==> job 149: inputs <==
==> flow/design.v <==
`timescale 1ns / 1ps
module mat_mul #
	(
        parameter integer DIM_LOG = 2,     
        parameter integer DIM = 2**DIM_LOG,
        parameter integer SIZE = DIM*DIM,
        parameter integer SIZE_LOG = 2*DIM_LOG,
        parameter integer DATA_WIDTH = 32
    )
    (
		input wire  s00_axi_aclk,
		input wire  s00_axi_aresetn,
		output wire  s00_axis_tready,
		input wire [DATA_WIDTH-1 : 0] s00_axis_tdata,
		input wire  s00_axis_tlast,
        input wire  s00_axis_tvalid,
		output wire  m00_axis_tvalid,
        output wire [DATA_WIDTH-1 : 0] m00_axis_tdata,
        output wire [(DATA_WIDTH/8)-1 : 0] m00_axis_tstrb,
        output wire  m00_axis_tlast,
        input wire  m00_axis_tready,
        input wire sel,
        input wire start
    );
	reg busy;               
	reg item_done;          
	reg matrix_done;        
	reg start_transfer;     
	reg transfer;           
	reg last_transfer;      
	reg mac_enable;         
    reg [DATA_WIDTH-1 : 0] mem_A [0 : SIZE-1];  
    reg [DATA_WIDTH-1 : 0] mem_B [0 : SIZE-1];  
    reg [DATA_WIDTH-1 : 0] mem_R [0 : SIZE-1];  
    reg [DATA_WIDTH-1 : 0] mat_A;    
    reg [DATA_WIDTH-1 : 0] mat_B;    
    reg [DATA_WIDTH-1 : 0] mat_R;    
    reg [SIZE_LOG-1 : 0] addr_stream_in;     
    reg [SIZE_LOG-1 : 0] addr_stream_out;    
    wire [SIZE_LOG-1 : 0] addr_A;    
    wire [SIZE_LOG-1 : 0] addr_B;    
    reg [SIZE_LOG-1 : 0] addr_R;     
    reg [DIM_LOG-1 : 0] row_cnt;     
    reg [DIM_LOG-1 : 0] col_cnt;     
    reg [DIM_LOG-1 : 0] tmp_cnt;     
    wire [DATA_WIDTH-1 : 0] mad;     
    reg [DATA_WIDTH-1 : 0] mac;      
    assign s00_axis_tready = !busy && !transfer && !start_transfer;  
    always @ (posedge s00_axi_aclk) begin
        if (!s00_axi_aresetn || s00_axis_tlast)
            addr_stream_in <= 0;
        else if (s00_axis_tready && s00_axis_tvalid)  
            addr_stream_in <= addr_stream_in + 1 ;  
    end
    always @ (posedge s00_axi_aclk) begin 
        if (!busy && !transfer && !start_transfer && s00_axis_tready && s00_axis_tvalid && !sel)  
            mem_A [addr_stream_in] <= s00_axis_tdata;
        if (busy)  
            mat_A <= mem_A [addr_A];
    end
    always @ (posedge s00_axi_aclk) begin
        if (!busy && !transfer && !start_transfer && s00_axis_tready && s00_axis_tvalid && sel)  
            mem_B [addr_stream_in] <= s00_axis_tdata;
        if (busy)  
            mat_B <= mem_B [addr_B];
    end
    assign m00_axis_tstrb = 4'hf;    
    assign m00_axis_tdata = mat_R;        
    assign m00_axis_tlast = last_transfer;        
    assign m00_axis_tvalid = transfer;       
    wire load_R = start_transfer || (transfer && m00_axis_tready && !last_transfer);
    always @ (posedge s00_axi_aclk) begin
        if (!s00_axi_aresetn || busy )  
            addr_stream_out <= 0;
        else if (load_R)  
            addr_stream_out <= addr_stream_out + 1 ;  
    end
    always @ (posedge s00_axi_aclk) begin
        if (!s00_axi_aresetn)
            start_transfer <= 0;
        else
            start_transfer <= matrix_done ;  
    end
    always @ (posedge s00_axi_aclk) begin
        if (!s00_axi_aresetn || (last_transfer && m00_axis_tready) )  
            transfer <= 0;
        else if (start_transfer)  
            transfer <= 1;
    end
    always @ (posedge s00_axi_aclk) begin
        if (!s00_axi_aresetn)
            last_transfer <= 0;
        else if (load_R)
            last_transfer <= (addr_stream_out == SIZE - 1) ;
        else if (transfer && m00_axis_tready)
            last_transfer <= 0;  
    end
    always @ (posedge s00_axi_aclk) begin
        if (item_done)  
            mem_R [addr_R] <= mad;  
        if (load_R)  
            mat_R <= mem_R [addr_stream_out];
    end
    always @ (posedge s00_axi_aclk) begin
        if (!s00_axi_aresetn || matrix_done )  
            busy <= 0;
        else if (start)  
            busy <= 1'b1;
    end
    always @ (posedge s00_axi_aclk) begin
        if (!s00_axi_aresetn)
            item_done <= 0;
        else
            item_done <= (tmp_cnt == DIM - 1) ;  
    end
    always @ (posedge s00_axi_aclk) begin
        if (!s00_axi_aresetn)
            matrix_done <= 0;
        else
            matrix_done <= (col_cnt == DIM-1) && (row_cnt == DIM-1) && (tmp_cnt == DIM-1) ;  
    end
    always @ (posedge s00_axi_aclk) begin
        if (!s00_axi_aresetn || (tmp_cnt == DIM ) || start )  
            tmp_cnt <= 0;
        else if (busy)  
            tmp_cnt <= tmp_cnt + 1;
    end
    always @ (posedge s00_axi_aclk) begin
        if (!s00_axi_aresetn || col_cnt==DIM && tmp_cnt==DIM || start )  
            col_cnt <= 0;
        else if (tmp_cnt==DIM -1 && col_cnt<DIM)  
            col_cnt <= col_cnt + 1;
    end
    always @ (posedge s00_axi_aclk) begin
        if (!s00_axi_aresetn || row_cnt==DIM && col_cnt==DIM && tmp_cnt==DIM || start )  
            row_cnt <= 0;
        else if (tmp_cnt==DIM -1 && col_cnt==DIM-1 && row_cnt<DIM)  
            row_cnt <= row_cnt + 1;
    end
    assign addr_A = row_cnt * DIM + tmp_cnt ;  
    assign addr_B = tmp_cnt * DIM + col_cnt ;  
    always @ (posedge s00_axi_aclk) begin
        if (!s00_axi_aresetn || start)
            addr_R <= 0;
        else if (item_done)  
            addr_R <= addr_R + 1;  
    end
    assign mad = mat_A * mat_B + mac;
    always @ (posedge s00_axi_aclk) begin
       if (!s00_axi_aresetn || item_done || start )  
           mac <= 0;
       else if (mac_enable)
           mac <= mad ;  
    end
    always @ (posedge s00_axi_aclk) begin
       if (!s00_axi_aresetn)
           mac_enable <= 0;
       else
           mac_enable <= busy ;  
    end
endmodule
==> flow/run.sh <==
#!/bin/bash
# the make line also repeats each setting of config.mk as NAME=value (left out here)
make -C /OpenROAD-flow-scripts/flow DESIGN_CONFIG=/design/flow/config.mk WORK_HOME=/design/flow/orfs CLKGATE_MAP_FILE= finish
==> flow/config.mk <==
export PLATFORM = sky130hd
export DESIGN_NAME = mat_mul
export DESIGN_NICKNAME = mat_mul
export VERILOG_FILES = /design/flow/design.v
export SDC_FILE = /design/flow/constraint.sdc
export NUM_CORES = 4
export LEC_CHECK = 0
export ABC_AREA = 1
export CAP_MARGIN = 20
export CORE_ASPECT_RATIO = 1.46
export CORE_MARGIN = 2
export CORE_UTILIZATION = 72
export CTS_CLUSTER_DIAMETER = 47
export CTS_CLUSTER_SIZE = 10
export PLACE_DENSITY = 0.6
export SLEW_MARGIN = 20
==> flow/constraint.sdc <==
create_clock -name core_clock -period 4.8 [get_ports {s00_axi_aclk}]
set_input_delay 0.9600 -clock core_clock [delete_from_list [all_inputs] [get_ports {s00_axi_aclk}]]
set_output_delay 0.9600 -clock core_clock [all_outputs]
set_load 0.01 [all_outputs]
==> job 7818 (differences from job 149) <==
Settings changed: ABC_AREA 1 to not set, CORE_ASPECT_RATIO 1.46 to not set, CORE_UTILIZATION 72 to 67, CTS_CLUSTER_DIAMETER 47 to not set, CTS_CLUSTER_SIZE 10 to 25.
==> flow/constraint.sdc (replaced) <==
create_clock -name core_clock -period 9.58 [get_ports {s00_axi_aclk}]
set_input_delay 1.9160 -clock core_clock [delete_from_list [all_inputs] [get_ports {s00_axi_aclk}]]
set_output_delay 1.9160 -clock core_clock [all_outputs]
set_load 0.01 [all_outputs]
==> job 6049 (differences from job 149) <==
Settings changed: ABC_AREA 1 to not set, CORE_ASPECT_RATIO 1.46 to not set, CORE_UTILIZATION 72 to 70, CTS_CLUSTER_DIAMETER 47 to 223, CTS_CLUSTER_SIZE 10 to not set.
==> flow/constraint.sdc (replaced) <==
create_clock -name core_clock -period 6.97 [get_ports {s00_axi_aclk}]
set_input_delay 1.3940 -clock core_clock [delete_from_list [all_inputs] [get_ports {s00_axi_aclk}]]
set_output_delay 1.3940 -clock core_clock [all_outputs]
set_load 0.01 [all_outputs]
==> qor summary <==
| quantity | job 6049 | job 7818 | job 149 |
|---|---|---|---|
| Result of the run | failed layout checks | complete, no violations | failed layout checks |
| Layout check failures | setup timing | - | setup timing |
| Crit Reg-Reg Startpoint | mat_A[11]$_DFFE_PP_ | mat_B[6]$_DFFE_PP_ | mat_B[4]$_DFFE_PP_ |
| Max Clock Skew | 0.0822 ns | 0.0452 ns | 0.0752 ns |
| Data required time at the worst endpoint | 7.51 ns | 10.27 ns | 5.37 ns |
| Worst-margin pin slew | 1.16 ns | 1.11 ns | 1.13 ns |
| R2R cell count | 26 | 25 | 29 |
| Mux area share | 0.140 | 0.140 | 0.0391 |
| RSZ-0062 raised after global routing | true | false | true |
| Area of combinational cells with multiple inputs | 27,400 um^2 | 27,100 um^2 | 28,600 um^2 |
| Maximum cell stage delay along the critical path | 0.56 ns | 0.98 ns | 0.58 ns |
| Final non-filler cell area | 90,400 um^2 | 87,900 um^2 | 95,200 um^2 |
| Non-clock inverter count in the final layout | 509 | 509 | 1,180 |
| Crit path to | mem_R[1][30]$_DFFE_PP_ | mac[23]$_SDFFE_PP0P_ | mem_R[7][27]$_DFFE_PP_ |
| Timing startpoint of the critical path | mat_A[11]$_DFFE_PP_ | mat_B[6]$_DFFE_PP_ | mat_B[4]$_DFFE_PP_ |
| Synth Area in Compound Gates | 0.00801 | 0.00801 | 0.0949 |
| Placed Instances | 6,066 | 5,927 | 8,449 |
| Die outline height | 341 um | 349 um | 416 um |
| Instance area after placement | 84,500 um^2 | 82,700 um^2 | 89,000 um^2 |
| Cell Type Count | 56 | 56 | 51 |

* * *

==> build 1 <==
Starts from the design.v that is shown in full above.
make LEC_CHECK=0 CAP_MARGIN=20 CELL_PAD_IN_SITES_DETAIL_PLACEMENT=1 CELL_PAD_IN_SITES_GLOBAL_PLACEMENT=3 CORE_MARGIN=2 CORE_UTILIZATION=30 CTS_CLUSTER_SIZE=54 GPL_ROUTABILITY_DRIVEN=1 GPL_TIMING_DRIVEN=0 MIN_ROUTING_LAYER=met2 PLACE_DENSITY_LB_ADDON=0.12 SLEW_MARGIN=20 TNS_END_PERCENT=90 finish   # period 6.76 ns
run.sh (not shown) runs the stock make flow with config.mk's settings and CLKGATE_MAP_FILE=.
==> build 34: changes against build 1 <==
ABC_AREA = 1   (was not set)
CELL_PAD_IN_SITES_DETAIL_PLACEMENT = not set   (was 1)
CELL_PAD_IN_SITES_GLOBAL_PLACEMENT = not set   (was 3)
CORE_UTILIZATION = 72   (was 30)
CTS_CLUSTER_DIAMETER = 223   (was not set)
CTS_CLUSTER_SIZE = not set   (was 54)
GPL_ROUTABILITY_DRIVEN = not set   (was 1)
GPL_TIMING_DRIVEN = not set   (was 0)
MIN_ROUTING_LAYER = not set   (was met2)
PLACE_DENSITY_LB_ADDON = 0.02   (was 0.12)
SETUP_SLACK_MARGIN = 1.62   (was not set)
TNS_END_PERCENT = not set   (was 90)
==> flow/constraint.sdc (replaced) <==
create_clock -name core_clock -period 5.68 [get_ports {s00_axi_aclk}]
set_input_delay 1.1360 -clock core_clock [delete_from_list [all_inputs] [get_ports {s00_axi_aclk}]]
set_output_delay 1.1360 -clock core_clock [all_outputs]
set_load 0.01 [all_outputs]
==> trial 20: changes against build 1 <==
ABC_AREA = 1   (was not set)
CELL_PAD_IN_SITES_DETAIL_PLACEMENT = not set   (was 1)
CELL_PAD_IN_SITES_GLOBAL_PLACEMENT = not set   (was 3)
CORE_UTILIZATION = 72   (was 30)
CTS_CLUSTER_SIZE = 56   (was 54)
GPL_TIMING_DRIVEN = not set   (was 0)
HOLD_SLACK_MARGIN = 0.05   (was not set)
MIN_ROUTING_LAYER = not set   (was met2)
PLACE_DENSITY_LB_ADDON = 0.03   (was 0.12)
SETUP_SLACK_MARGIN = 1.27   (was not set)
TNS_END_PERCENT = not set   (was 90)
==> flow/constraint.sdc (replaced) <==
create_clock -name core_clock -period 4.88 [get_ports {s00_axi_aclk}]
set_input_delay 0.9760 -clock core_clock [delete_from_list [all_inputs] [get_ports {s00_axi_aclk}]]
set_output_delay 0.9760 -clock core_clock [all_outputs]
set_load 0.01 [all_outputs]
==> trial 43: changes against build 1 <==
ABC_AREA = 0   (was not set)
CELL_PAD_IN_SITES_DETAIL_PLACEMENT = not set   (was 1)
CELL_PAD_IN_SITES_GLOBAL_PLACEMENT = not set   (was 3)
CORE_UTILIZATION = 20   (was 30)
CTS_CLUSTER_SIZE = not set   (was 54)
GPL_TIMING_DRIVEN = not set   (was 0)
HOLD_SLACK_MARGIN = 0.05   (was not set)
MIN_ROUTING_LAYER = not set   (was met2)
PLACE_DENSITY_LB_ADDON = 0.03   (was 0.12)
SETUP_SLACK_MARGIN = 0.07   (was not set)
TNS_END_PERCENT = not set   (was 90)
==> flow/constraint.sdc (replaced) <==
create_clock -name core_clock -period 6.58 [get_ports {s00_axi_aclk}]
set_input_delay 1.3160 -clock core_clock [delete_from_list [all_inputs] [get_ports {s00_axi_aclk}]]
set_output_delay 1.3160 -clock core_clock [all_outputs]
set_load 0.01 [all_outputs]
==> summary of the runs <==
- Clock skew, highest first: trial 43, build 1, trial 20, build 34.
- Build 34 completed, yet does not pass: setup timing. Trial 20 produced a layout that fails on setup timing. Build 1 completed, yet does not pass: setup timing. Trial 43 ran to the end with violations: setup timing.
- Global-route usage: trial 20 > build 34 > build 1 > trial 43.
- Register-to-register slack: build 1 is higher than build 34 (0.48 ns).
- Hold slack, highest first: trial 20, build 34, trial 43, build 1.
- First-iteration DRC count: trial 43 < build 34 < trial 20 < build 1.
- Maximum frequency: trial 43 is lower than build 34 (3.2%).
- Sequential cell count is the same in build 34 and build 1.
==> figures <==
item                                                                           trial 20               trial 43         build 34                build 1
Outcome                                                                 failed layout checks   failed layout checks  failed layout checks   failed layout checks
Layout check failures                                                      setup timing           setup timing     setup timing           setup timing
Setup_tns                                                                    -650.87 ns             -122.36 ns       -385.61 ns             -165.08 ns
Clock latency on the worst-skew pair                                            0.81 ns                0.94 ns          0.80 ns                0.89 ns
Number of combinational gates with multiple inputs                                3,607                  2,004            3,606                  2,004
Hold EP                                                                  start_transfer                   busy           mac[0]                   busy
Fin area                                                                    0.09640 mm2            0.09819 mm2      0.09543 mm2            0.09581 mm2
Routability-driven placement congestion ratio                                    0.9194                 0.7059           0.8969                 0.8298
CP startpoint                                                                  mat_B[2]              mat_A[11]        mat_A[13]              mat_A[18]
Die extent in y                                                                344.9 um               635.1 um         344.9 um               519.3 um
Compound-Gate Fraction of Synth Area                                             9.490%                0.8011%           9.490%                0.8011%
Post-placement worst setup slack                                              -2.135 ns             -0.9979 ns        -1.378 ns              -2.468 ns
Hold Worst Slack                                                              0.4798 ns              0.4187 ns        0.4690 ns              0.4132 ns
Cell type with the highest occurrence count on the critical path  sky130_fd_sc_hd__fa_1  sky130_fd_sc_hd__fa_1                -  sky130_fd_sc_hd__fa_1
Post-synthesis cell type count                                                       51                     56               51                     56
Wire length of the first global-routing pass                                   318.8 mm               382.8 mm         316.5 mm               362.6 mm

* * *

==> inputs of 02-27 <==
Starts from the design.v that is shown in full above.
==> flow/config.mk <==
export PLATFORM = sky130hd
export DESIGN_NAME = mat_mul
export DESIGN_NICKNAME = mat_mul
export VERILOG_FILES = /design/flow/design.v
export SDC_FILE = /design/flow/constraint.sdc
export NUM_CORES = 4
export LEC_CHECK = 0
export CAP_MARGIN = 20
export CELL_PAD_IN_SITES_DETAIL_PLACEMENT = 2
export CELL_PAD_IN_SITES_GLOBAL_PLACEMENT = 3
export CORE_ASPECT_RATIO = 1.44
export CORE_MARGIN = 2
export CORE_UTILIZATION = 62
export CTS_CLUSTER_SIZE = 98
export GPL_ROUTABILITY_DRIVEN = 1
export GPL_TIMING_DRIVEN = 1
export MAX_ROUTING_LAYER = met4
export MIN_ROUTING_LAYER = met1
export PLACE_DENSITY = 0.6
export SETUP_SLACK_MARGIN = 2.42
export SLEW_MARGIN = 25
export TNS_END_PERCENT = 15
==> flow/constraint.sdc <==
create_clock -name core_clock -period 10.0 [get_ports {s00_axi_aclk}]
set_input_delay 2.0000 -clock core_clock [delete_from_list [all_inputs] [get_ports {s00_axi_aclk}]]
set_output_delay 2.0000 -clock core_clock [all_outputs]
set_load 0.01 [all_outputs]
==> 09-23 (differences from 02-27) <==
- ABC_AREA: default -> 0
- CELL_PAD_IN_SITES_DETAIL_PLACEMENT: 2 -> default
- CELL_PAD_IN_SITES_GLOBAL_PLACEMENT: 3 -> default
- CORE_ASPECT_RATIO: 1.44 -> default
- CORE_UTILIZATION: 62 -> 72
- CTS_CLUSTER_SIZE: 98 -> 90
- GPL_ROUTABILITY_DRIVEN: 1 -> default
- GPL_TIMING_DRIVEN: 1 -> default
- MAX_ROUTING_LAYER: met4 -> default
- MIN_ROUTING_LAYER: met1 -> default
- PLACE_DENSITY: 0.6 -> default
- SETUP_SLACK_MARGIN: 2.42 -> default
- SLEW_MARGIN: 25 -> 20
- TNS_END_PERCENT: 15 -> default
==> flow/constraint.sdc (replaced) <==
create_clock -name core_clock -period 5.9 [get_ports {s00_axi_aclk}]
set_input_delay 1.1800 -clock core_clock [delete_from_list [all_inputs] [get_ports {s00_axi_aclk}]]
set_output_delay 1.1800 -clock core_clock [all_outputs]
set_load 0.01 [all_outputs]
==> 06-12 (differences from 02-27) <==
- ABC_AREA: default -> 1
- CELL_PAD_IN_SITES_DETAIL_PLACEMENT: 2 -> default
- CELL_PAD_IN_SITES_GLOBAL_PLACEMENT: 3 -> default
- CORE_ASPECT_RATIO: 1.44 -> default
- CORE_UTILIZATION: 62 -> 70
- CTS_CLUSTER_SIZE: 98 -> 90
- GPL_ROUTABILITY_DRIVEN: 1 -> default
- GPL_TIMING_DRIVEN: 1 -> default
- MAX_ROUTING_LAYER: met4 -> default
- MIN_ROUTING_LAYER: met1 -> default
- PLACE_DENSITY: 0.6 -> default
- SETUP_SLACK_MARGIN: 2.42 -> default
- SLEW_MARGIN: 25 -> 20
- TNS_END_PERCENT: 15 -> default
==> flow/constraint.sdc (replaced) <==
create_clock -name core_clock -period 4.8 [get_ports {s00_axi_aclk}]
set_input_delay 0.9600 -clock core_clock [delete_from_list [all_inputs] [get_ports {s00_axi_aclk}]]
set_output_delay 0.9600 -clock core_clock [all_outputs]
set_load 0.01 [all_outputs]
==> 06-15 (differences from 02-27) <==
- CELL_PAD_IN_SITES_DETAIL_PLACEMENT: 2 -> default
- CELL_PAD_IN_SITES_GLOBAL_PLACEMENT: 3 -> default
- CORE_ASPECT_RATIO: 1.44 -> default
- CORE_UTILIZATION: 62 -> 40
- CTS_CLUSTER_SIZE: 98 -> default
- GPL_ROUTABILITY_DRIVEN: 1 -> default
- GPL_TIMING_DRIVEN: 1 -> default
- MAX_ROUTING_LAYER: met4 -> default
- MIN_ROUTING_LAYER: met1 -> default
- SETUP_SLACK_MARGIN: 2.42 -> default
- SLEW_MARGIN: 25 -> 20
- TNS_END_PERCENT: 15 -> default
==> flow/constraint.sdc (replaced) <==
create_clock -name core_clock -period 5.61 [get_ports {s00_axi_aclk}]
set_input_delay 1.1220 -clock core_clock [delete_from_list [all_inputs] [get_ports {s00_axi_aclk}]]
set_output_delay 1.1220 -clock core_clock [all_outputs]
set_load 0.01 [all_outputs]
==> qor summary <==
Startpoint kind of the worst setup timing path: 06-12 flop; 06-15 flop; 02-27 -; 09-23 flop
Synthesis area per yosys: 06-12 0.08370 mm²; 06-15 0.07965 mm²; 02-27 0.07965 mm²; 09-23 0.07965 mm²
Multi-input gate count: 06-12 3607; 06-15 2006; 02-27 -; 09-23 2004
Cts bufs inserted: 06-12 164; 06-15 172; 02-27 -; 09-23 160
Outcome: 06-12 complete, but fails checks; 06-15 complete, but fails checks; 02-27 stopped before the end; 09-23 complete, but fails checks
Last stage reached: 06-12 -; 06-15 -; 02-27 detailed placement; 09-23 -
Layout check failures: 06-12 negative setup slack; 06-15 negative setup slack; 02-27 -; 09-23 negative setup slack
Worst slew pin tran: 06-12 1.127 ns; 06-15 1.053 ns; 02-27 -; 09-23 1.218 ns
CTS-repair resized insts: 06-12 69; 06-15 79; 02-27 -; 09-23 69
Final Hold Vio Count: 06-12 0; 06-15 0; 02-27 -; 09-23 0
Worst setup margin: 06-12 -2.073 ns; 06-15 -1.516 ns; 02-27 -; 09-23 -1.224 ns
Number of distinct library cells after synthesis: 06-12 51; 06-15 56; 02-27 56; 09-23 56
Standard cell core area: 06-12 0.1184 mm²; 06-15 0.1976 mm²; 02-27 0.1273 mm²; 09-23 0.1102 mm²
